==> inputs of trial 85 <==
Design lcd_top, start of the top module:
module lcd_top(
  input clk,
  input rst,
  input PS2_CLK,
  input PS2_DATA,
  output [7:4] DB,
  output LCD_E,
  output LCD_RS,
  output LCD_RW,
  output [7:0] LED
  );
Settings: LEC_CHECK=0, CAP_MARGIN=0, CORE_MARGIN=2, CORE_UTILIZATION=17, CTS_CLUSTER_DIAMETER=91, GPL_ROUTABILITY_DRIVEN=0, MAX_ROUTING_LAYER=met4, MIN_ROUTING_LAYER=met1, PLACE_DENSITY_LB_ADDON=0.3, SETUP_SLACK_MARGIN=2.57, SLEW_MARGIN=20, TNS_END_PERCENT=60; clock period 9.9 ns.
run.sh (not shown) runs the stock make flow with config.mk's settings and CLKGATE_MAP_FILE=.
==> build 80 (differences from trial 85) <==
Settings changed: ABC_AREA set to 1, CAP_MARGIN 0 to 20, CORE_ASPECT_RATIO set to 0.65, CORE_UTILIZATION 17 to 40, CTS_CLUSTER_DIAMETER 91 to not set, GPL_ROUTABILITY_DRIVEN 0 to not set, MIN_ROUTING_LAYER met1 to not set, PLACE_DENSITY_LB_ADDON 0.3 to 0.17, SETUP_SLACK_MARGIN 2.57 to not set, SLEW_MARGIN 20 to 25, TNS_END_PERCENT 60 to 65.
==> flow/constraint.sdc (replaced) <==
create_clock -name core_clock -period 20.0 [get_ports {clk}]
set_input_delay 4.0000 -clock core_clock [delete_from_list [all_inputs] [get_ports {clk}]]
set_output_delay 4.0000 -clock core_clock [all_outputs]
set_load 0.01 [all_outputs]
==> build 57 (differences from trial 85) <==
Settings changed: CAP_MARGIN 0 to 20, CORE_UTILIZATION 17 to 70, CTS_CLUSTER_DIAMETER 91 to not set, GPL_ROUTABILITY_DRIVEN 0 to not set, MAX_ROUTING_LAYER met4 to not set, MIN_ROUTING_LAYER met1 to not set, PLACE_DENSITY_LB_ADDON 0.3 to 0.01, SETUP_SLACK_MARGIN 2.57 to 2.35, TNS_END_PERCENT 60 to not set.
==> flow/constraint.sdc (replaced) <==
create_clock -name core_clock -period 8.19 [get_ports {clk}]
set_input_delay 1.6380 -clock core_clock [delete_from_list [all_inputs] [get_ports {clk}]]
set_output_delay 1.6380 -clock core_clock [all_outputs]
set_load 0.01 [all_outputs]
==> build 74 (differences from trial 85) <==
Settings changed: ABC_AREA set to 1, CAP_MARGIN 0 to 20, CORE_UTILIZATION 17 to 72, CTS_CLUSTER_DIAMETER 91 to not set, GPL_ROUTABILITY_DRIVEN 0 to not set, MAX_ROUTING_LAYER met4 to not set, MIN_ROUTING_LAYER met1 to not set, PLACE_DENSITY_LB_ADDON 0.3 to not set, SETUP_SLACK_MARGIN 2.57 to not set, TNS_END_PERCENT 60 to not set.
==> flow/constraint.sdc (replaced) <==
create_clock -name core_clock -period 9.36 [get_ports {clk}]
set_input_delay 1.8720 -clock core_clock [delete_from_list [all_inputs] [get_ports {clk}]]
set_output_delay 1.8720 -clock core_clock [all_outputs]
set_load 0.01 [all_outputs]
==> comparison table <==
item                                                                      build 80                   build 57                   trial 85                  build 74
Outcome                                                             finished clean             finished clean             finished clean            finished clean
Seq/Total Area, Yosys                                                       56.63%                     60.10%                     60.10%                    56.63%
Timing startpoint of the critical path                                         rst    LC1.head[0]$_DFFE_NP0P_    LC1.tail[0]$_DFFE_NP0P_   LC1.head[0]$_DFFE_NP0P_
Post-synthesis cell type with the largest instance count  sky130_fd_sc_hd__nand2_1  sky130_fd_sc_hd__edfxtp_1  sky130_fd_sc_hd__edfxtp_1  sky130_fd_sc_hd__nand2_1
CTS Buf Count                                                                   53                         53                         66                        53
Area fraction in xor and xnor cells                                         2.141%                     3.008%                     3.008%                    2.141%
Worst-case register-to-register setup slack                                5.40 ns                    1.06 ns                    2.56 ns                   1.64 ns
M1 GR Usage                                                                 31.67%                     54.80%                     11.80%                    46.28%
Total Power                                                               2.271 mW                   5.786 mW                   4.917 mW                  4.759 mW
Combinational gate area                                               10,000 sq um               10,010 sq um                 9707 sq um                9987 sq um
Layout Area Growth over Synthesis                                           10.52%                     20.91%                     21.13%                    8.246%
Share of cell area taken by multi-input logic gates                         34.11%                     33.10%                     32.05%                    34.77%
Headroom to the max-slew limit                                              27.84%                     30.75%                     34.02%                    27.21%


==> indigo: inputs <==
lcd_top again, from the RTL that the note above started with.
clock: 8.19 ns
lec_check: 0
abc_area: 1
cap_margin: 20
core_margin: 2
core_utilization: 72
cts_cluster_diameter: 387
cts_cluster_size: 11
hold_slack_margin: 0.3
place_density_lb_addon: 0.08
setup_slack_margin: 1.9
slew_margin: 40
==> violet (differences from indigo) <==
==> flow/config.mk (replaced) <==
export PLATFORM = sky130hd
export DESIGN_NAME = lcd_top
export DESIGN_NICKNAME = lcd_top
export VERILOG_FILES = /design/flow/design.v
export SDC_FILE = /design/flow/constraint.sdc
export NUM_CORES = 4
export LEC_CHECK = 0
export CAP_MARGIN = 20
export CORE_MARGIN = 2
export CORE_UTILIZATION = 40
export SETUP_SLACK_MARGIN = -1.39
export SLEW_MARGIN = 20
==> flow/constraint.sdc (replaced) <==
create_clock -name core_clock -period 14.7 [get_ports {clk}]
set_input_delay 2.9400 -clock core_clock [delete_from_list [all_inputs] [get_ports {clk}]]
set_output_delay 2.9400 -clock core_clock [all_outputs]
set_load 0.01 [all_outputs]
==> harbor (differences from indigo) <==
==> flow/config.mk (replaced) <==
export PLATFORM = sky130hd
export DESIGN_NAME = lcd_top
export DESIGN_NICKNAME = lcd_top
export VERILOG_FILES = /design/flow/design.v
export SDC_FILE = /design/flow/constraint.sdc
export NUM_CORES = 4
export LEC_CHECK = 0
export CAP_MARGIN = 20
export CORE_MARGIN = 2
export CORE_UTILIZATION = 70
export SETUP_SLACK_MARGIN = 2.18
export SLEW_MARGIN = 20
==> flow/constraint.sdc (replaced) <==
create_clock -name core_clock -period 12.9 [get_ports {clk}]
set_input_delay 2.5800 -clock core_clock [delete_from_list [all_inputs] [get_ports {clk}]]
set_output_delay 2.5800 -clock core_clock [all_outputs]
set_load 0.01 [all_outputs]
==> results <==
Status: indigo complete, no violations; harbor complete, no violations; violet complete, no violations
Setup Buffers After CTS: indigo 49; harbor 0; violet 0
Worst-case hold slack: indigo 362 ps; harbor 369 ps; violet 363 ps
Seq share, synth: indigo 56.6%; harbor 60.1%; violet 60.1%
Logic power comb: indigo -; harbor 0.0549 mW; violet 0.0471 mW
Clock latency at the later pin of the worst-skew pair: indigo 680 ps; harbor 610 ps; violet 610 ps
Destination of the worst register-to-register timing path: indigo LC1.buffer_cmd; harbor LC1.buffer_data[0]; violet LC1.buffer_data[3]
Mux cell area share after synthesis: indigo 0.0377%; harbor 11.0%; violet 11.0%
Wire length on met1: indigo 29.4 mm; harbor 23.6 mm; violet 24.0 mm
GR met1 Demand/Resource: indigo 52.0%; harbor 47.9%; violet 24.3%
Detailed router's first-iteration violation count: indigo 4033; harbor 2286; violet 1278
Routing usage on met2: indigo 68.2%; harbor 55.4%; violet 28.7%
Final-layout fill cell count: indigo 1910; harbor 2085; violet 5548
Row count: indigo 70; harbor 69; violet 91
Register area: indigo 15000 sq um; harbor 15000 sq um; violet 15000 sq um
Worst path setup slack after routing: indigo 809 ps; harbor 2680 ps; violet 3740 ps


==> job 8682: inputs <==
Starting RTL as in the previous note.
clock: 8.19 ns
lec_check: 0
abc_area: 1
cap_margin: 20
core_aspect_ratio: 1.38
core_margin: 2
core_utilization: 72
cts_cluster_diameter: 400
cts_cluster_size: 10
place_density_lb_addon: 0.08
setup_slack_margin: -0.69
slew_margin: 40
tns_end_percent: 15
==> job 5007: changes against job 8682 <==
- CORE_ASPECT_RATIO: 1.38 -> 1.74
- CTS_CLUSTER_DIAMETER: 400 -> 329
- CTS_CLUSTER_SIZE: 10 -> 17
- GPL_TIMING_DRIVEN: default -> 1
- HOLD_SLACK_MARGIN: default -> 0.29
- PLACE_DENSITY_LB_ADDON: 0.08 -> 0.03
- SETUP_SLACK_MARGIN: -0.69 -> 2.02
- SLEW_MARGIN: 40 -> 20
- TNS_END_PERCENT: 15 -> default
==> job 6908: changes against job 8682 <==
- ABC_AREA: 1 -> default
- CORE_ASPECT_RATIO: 1.38 -> default
- CTS_CLUSTER_DIAMETER: 400 -> 29
- CTS_CLUSTER_SIZE: 10 -> 26
- PLACE_DENSITY_LB_ADDON: 0.08 -> 0.01
- SETUP_SLACK_MARGIN: -0.69 -> 2.35
- SLEW_MARGIN: 40 -> 20
- TNS_END_PERCENT: 15 -> default
==> comparison <==
- Job 6908 failed in global routing (5_1_grt) with GRT-0232. Job 5007 finished clean. Job 8682 ran to the end with no violations.
- Against job 8682, the via count of job 5007 is higher by about 16%.
- In job 6908 the synthesized cell count is lower than in job 8682, by 33%.
- Sequential power is about the same in job 8682 and job 5007.
- Against job 8682, the combinational power of job 5007 is larger by about 10%.
- In job 8682 the hold slack is worse than in job 5007, by 0.0036 ns.


==> run a: inputs <==
Starting RTL as in the previous note.
Settings: LEC_CHECK=0, ABC_AREA=0, CAP_MARGIN=20, CORE_MARGIN=10, CORE_UTILIZATION=58, CTS_CLUSTER_DIAMETER=329, GPL_TIMING_DRIVEN=1, HOLD_SLACK_MARGIN=0.13, MAX_ROUTING_LAYER=met5, PLACE_DENSITY_LB_ADDON=0.03, SETUP_SLACK_MARGIN=4.47, SLEW_MARGIN=20, TNS_END_PERCENT=15; clock period 19.1 ns.
==> inputs of run b, as changes to run a <==
ABC_AREA = 1   (was 0)
CORE_MARGIN = 2   (was 10)
CORE_UTILIZATION = 72   (was 58)
CTS_CLUSTER_DIAMETER = 400   (was 329)
GPL_TIMING_DRIVEN = not set   (was 1)
HOLD_SLACK_MARGIN = not set   (was 0.13)
MAX_ROUTING_LAYER = not set   (was met5)
PLACE_DENSITY_LB_ADDON = not set   (was 0.03)
SETUP_SLACK_MARGIN = not set   (was 4.47)
TNS_END_PERCENT = not set   (was 15)
==> flow/constraint.sdc (replaced) <==
create_clock -name core_clock -period 8.19 [get_ports {clk}]
set_input_delay 1.6380 -clock core_clock [delete_from_list [all_inputs] [get_ports {clk}]]
set_output_delay 1.6380 -clock core_clock [all_outputs]
set_load 0.01 [all_outputs]
==> inputs of run c, as changes to run a <==
CORE_MARGIN = 2   (was 10)
CORE_UTILIZATION = 70   (was 58)
CTS_CLUSTER_DIAMETER = not set   (was 329)
CTS_CLUSTER_SIZE = 57   (was not set)
GPL_TIMING_DRIVEN = not set   (was 1)
HOLD_SLACK_MARGIN = not set   (was 0.13)
MAX_ROUTING_LAYER = not set   (was met5)
PLACE_DENSITY_LB_ADDON = 0.0   (was 0.03)
SETUP_SLACK_MARGIN = 2.18   (was 4.47)
TNS_END_PERCENT = not set   (was 15)
==> flow/constraint.sdc (replaced) <==
create_clock -name core_clock -period 8.32 [get_ports {clk}]
set_input_delay 1.6640 -clock core_clock [delete_from_list [all_inputs] [get_ports {clk}]]
set_output_delay 1.6640 -clock core_clock [all_outputs]
set_load 0.01 [all_outputs]
==> results <==
TritonRoute pass-1 iters: run b 7; run a 5; run c 7
Mux area share: run b 0.03772%; run a 10.97%; run c 10.97%
Endpoint of the lowest-slack register-to-register path: run b LC1.buffer_data[2]$_DFFE_PP0P_; run a LC1.buffer_data[6]$_DFFE_PP0P_; run c LC1.buffer_data[6]$_DFFE_PP0P_
Placeable core region: run b 36430 um^2; run a 42890 um^2; run c 35400 um^2
Via density per instance: run b 6.366; run a 6.190; run c 7.185
Fraction of the mapped netlist area in simple logic gates: run b 22.66%; run a 13.29%; run c 13.29%
Area overhead of the layout relative to synthesis: run b 8.897%; run a 9.914%; run c 16.80%
Clock buffers and inverters, area share: run b 6.456%; run a 6.410%; run c 6.020%
Switching pwr: run b 1.169 mW; run a 491.3 uW; run c 1.282 mW
Wire per inst: run b 19.58 um; run a 21.54 um; run c 29.22 um
Sequential share of power: run b 51.5%; run a 53.3%; run c 51.9%
Outcome: run b timing/DRC/antenna clean; run a timing/DRC/antenna clean; run c timing/DRC/antenna clean
Critical setup path kind: run b flop to flop; run a primary input to asynchronous set/reset pin; run c flop to flop
Reported sequential group power: run b 2.91 mW; run a 1.24 mW; run c 2.85 mW
Hold Startpoint: run b LD1.S2.sr[4]$_DFF_PP1_; run a LD1.S2.sr[3]$_DFF_PP1_; run c LD1.S1.sr[6]$_DFF_PP1_
Routed wire length: run b 66.74 mm; run a 55.32 mm; run c 73.84 mm
Sequential fraction of total cell area: run b 52.00%; run a 54.71%; run c 51.50%
Cell internal pwr: run b 4.477 mW; run a 1.842 mW; run c 4.216 mW
CP startpoint kind: run b flop; run a primary input; run c flop


==> job 7665 <==
Starting RTL as in the previous note.
// lcd_top
module lcd_top(
  input clk,
  input rst,
  input PS2_CLK,
  input PS2_DATA,
  output [7:4] DB,
  output LCD_E,
  output LCD_RS,
  output LCD_RW,
  output [7:0] LED
  );
clock: 8.38 ns
lec_check: 0
abc_area: 1
cap_margin: 0
cell_pad_in_sites_global_placement: 1
core_aspect_ratio: 1.12
core_margin: 2
core_utilization: 72
gpl_routability_driven: 1
gpl_timing_driven: 0
max_routing_layer: met4
place_density_lb_addon: 0.11
setup_slack_margin: 0.92
slew_margin: 20
==> job 5035: changes against job 7665 <==
==> flow/config.mk (replaced) <==
export PLATFORM = sky130hd
export DESIGN_NAME = lcd_top
export DESIGN_NICKNAME = lcd_top
export VERILOG_FILES = /design/flow/design.v
export SDC_FILE = /design/flow/constraint.sdc
export NUM_CORES = 4
export LEC_CHECK = 0
export ABC_AREA = 1
export CAP_MARGIN = 20
export CORE_ASPECT_RATIO = 0.99
export CORE_MARGIN = 2
export CORE_UTILIZATION = 62
export CTS_CLUSTER_DIAMETER = 116
export GPL_ROUTABILITY_DRIVEN = 0
export GPL_TIMING_DRIVEN = 0
export SLEW_MARGIN = 20
==> flow/constraint.sdc (replaced) <==
create_clock -name core_clock -period 20.0 [get_ports {clk}]
set_input_delay 4.0000 -clock core_clock [delete_from_list [all_inputs] [get_ports {clk}]]
set_output_delay 4.0000 -clock core_clock [all_outputs]
set_load 0.01 [all_outputs]
==> job_summary.md <==
### Yosys + OpenROAD results

| Metric | Value |
|---|---|
| Status | complete, no violations |
| H-tree depth | 2 |
| FP Util | 62.7% |
| Chip Width | 212 µm |
| Die footprint | 0.0445 mm² |
The numbers above come from job 5035.

==> job_summary.md <==
### Yosys + OpenROAD results

| Metric | Value |
|---|---|
| Dominant Register Cell | edfxtp_1 |
| Chip Width | 185 µm |
| Status | stopped before the end |
| Error message | [ERROR FLW-0024] Place density exceeds 1.0 (current PLACE_DENSITY_LB_ADDON =  0.11). Please check if the value of  PLACE_DENSITY_LB_ADDON is between 0 and 0.99. |
| Failed at | global placement without I/O |
| Die Ht | 207 µm |
| Post-synthesis cell count | 2900 |
| FP Util | 72.9% |
| Share of the synthesized area in the top cell type | 32.6% |
| Die footprint | 0.0384 mm² |
The numbers above come from job 7665.



==> pepper <==
lcd_top again, from the RTL that the note above started with.
make LEC_CHECK=0 ABC_AREA=0 CAP_MARGIN=20 CELL_PAD_IN_SITES_GLOBAL_PLACEMENT=2 CORE_ASPECT_RATIO=1.7 CORE_MARGIN=10 CORE_UTILIZATION=58 CTS_CLUSTER_DIAMETER=256 GPL_ROUTABILITY_DRIVEN=0 GPL_TIMING_DRIVEN=1 MAX_ROUTING_LAYER=met5 PLACE_DENSITY_LB_ADDON=0.03 SETUP_SLACK_MARGIN=4.47 SLEW_MARGIN=30 TNS_END_PERCENT=95 finish   # period 19.1 ns
==> tundra: changes against pepper <==
Settings changed: ABC_AREA 0 to default, CELL_PAD_IN_SITES_GLOBAL_PLACEMENT 2 to default, CORE_ASPECT_RATIO 1.7 to default, CORE_MARGIN 10 to 2, CORE_UTILIZATION 58 to 66, CTS_CLUSTER_DIAMETER 256 to 204, GPL_ROUTABILITY_DRIVEN 0 to default, GPL_TIMING_DRIVEN 1 to default, MAX_ROUTING_LAYER met5 to default, PLACE_DENSITY_LB_ADDON 0.03 to default, SETUP_SLACK_MARGIN 4.47 to default, SLEW_MARGIN 30 to 20, TNS_END_PERCENT 95 to default.
==> flow/constraint.sdc (replaced) <==
create_clock -name core_clock -period 8.52 [get_ports {clk}]
set_input_delay 1.7040 -clock core_clock [delete_from_list [all_inputs] [get_ports {clk}]]
set_output_delay 1.7040 -clock core_clock [all_outputs]
set_load 0.01 [all_outputs]
==> nickel: changes against pepper <==
Settings changed: ABC_AREA 0 to 1, CELL_PAD_IN_SITES_GLOBAL_PLACEMENT 2 to default, CORE_ASPECT_RATIO 1.7 to default, CORE_UTILIZATION 58 to 35, CTS_CLUSTER_DIAMETER 256 to 329, GPL_ROUTABILITY_DRIVEN 0 to default, MAX_ROUTING_LAYER met5 to default, SETUP_SLACK_MARGIN 4.47 to 5.0, SLEW_MARGIN 30 to 20, TNS_END_PERCENT 95 to default.
==> flow_summary.yaml <==
# flow metrics
detailed_routing:
  wl_per_cell_um: 22.0
worst_setup_path:
  start_kind: "input pin"
  rr_worst_depth: 8
  cp-startpoint: "rst"
  reg2reg_to: "LC1.buffer_data[5]$_DFFE_PP0P_"
cells_and_area:
  comb_area_um2: 9420
  seq_share_pct: 55.2
status:
  status: "finished clean"
logic_synthesis:
  yosys_area_um2: 25000
worst_hold_path:
  hold_end: "LD1.S2.sr[3]$_DFF_PP1_"
  worstHoldStart: "LD1.S2.sr[4]$_DFF_PP1_"
die:
  die-area_um2: 52100
That was pepper.
==> flow_summary.yaml <==
# flow metrics
logic_synthesis:
  yosys_area_um2: 25000
worst_hold_path:
  worstHoldStart: "LD1.S2.sr[4]$_DFF_PP1_"
worst_setup_path:
  cp-startpoint: "LC1.head[0]$_DFFE_NP0P_"
  start_kind: "flop"
  rr_worst_depth: 6
  cp_cell_sequence: "inv_1 > ha_4 > mux4_2 > mux4_2 > mux2i_1 > a21oi_1"
  reg2reg_to: "LC1.buffer_data[2]$_DFFE_PP0P_"
cells_and_area:
  seq_share_pct: 54.8
  comb_area_um2: 9420
status:
  status: "finished clean"
die:
  die-area_um2: 39500
detailed_routing:
  wl_per_cell_um: 23.3
final_timing:
  fin_hold_ws_ns: 0.364
That was tundra.
==> flow_summary.yaml <==
# flow metrics
worst_setup_path:
  start_kind: "input pin"
  cp-startpoint: "rst"
  rr_worst_depth: 11
cells_and_area:
  seq_share_pct: 50.5
  ff_count: 542
  comb_area_um2: 10000
worst_hold_path:
  hold_end: "LD1.S1.sr[1]$_DFF_PP1_"
  worstHoldStart: "LD1.S1.sr[2]$_DFF_PP1_"
die:
  die-area_um2: 87200
cts:
  clkSinkCount: 542
logic_synthesis:
  yosys_warnings: 5
  yosys_area_um2: 26500
status:
  status: "finished clean"
detailed_routing:
  wl_per_cell_um: 18.3
That was nickel.
No activity file was given, so power comes from the tool's default toggle rates.
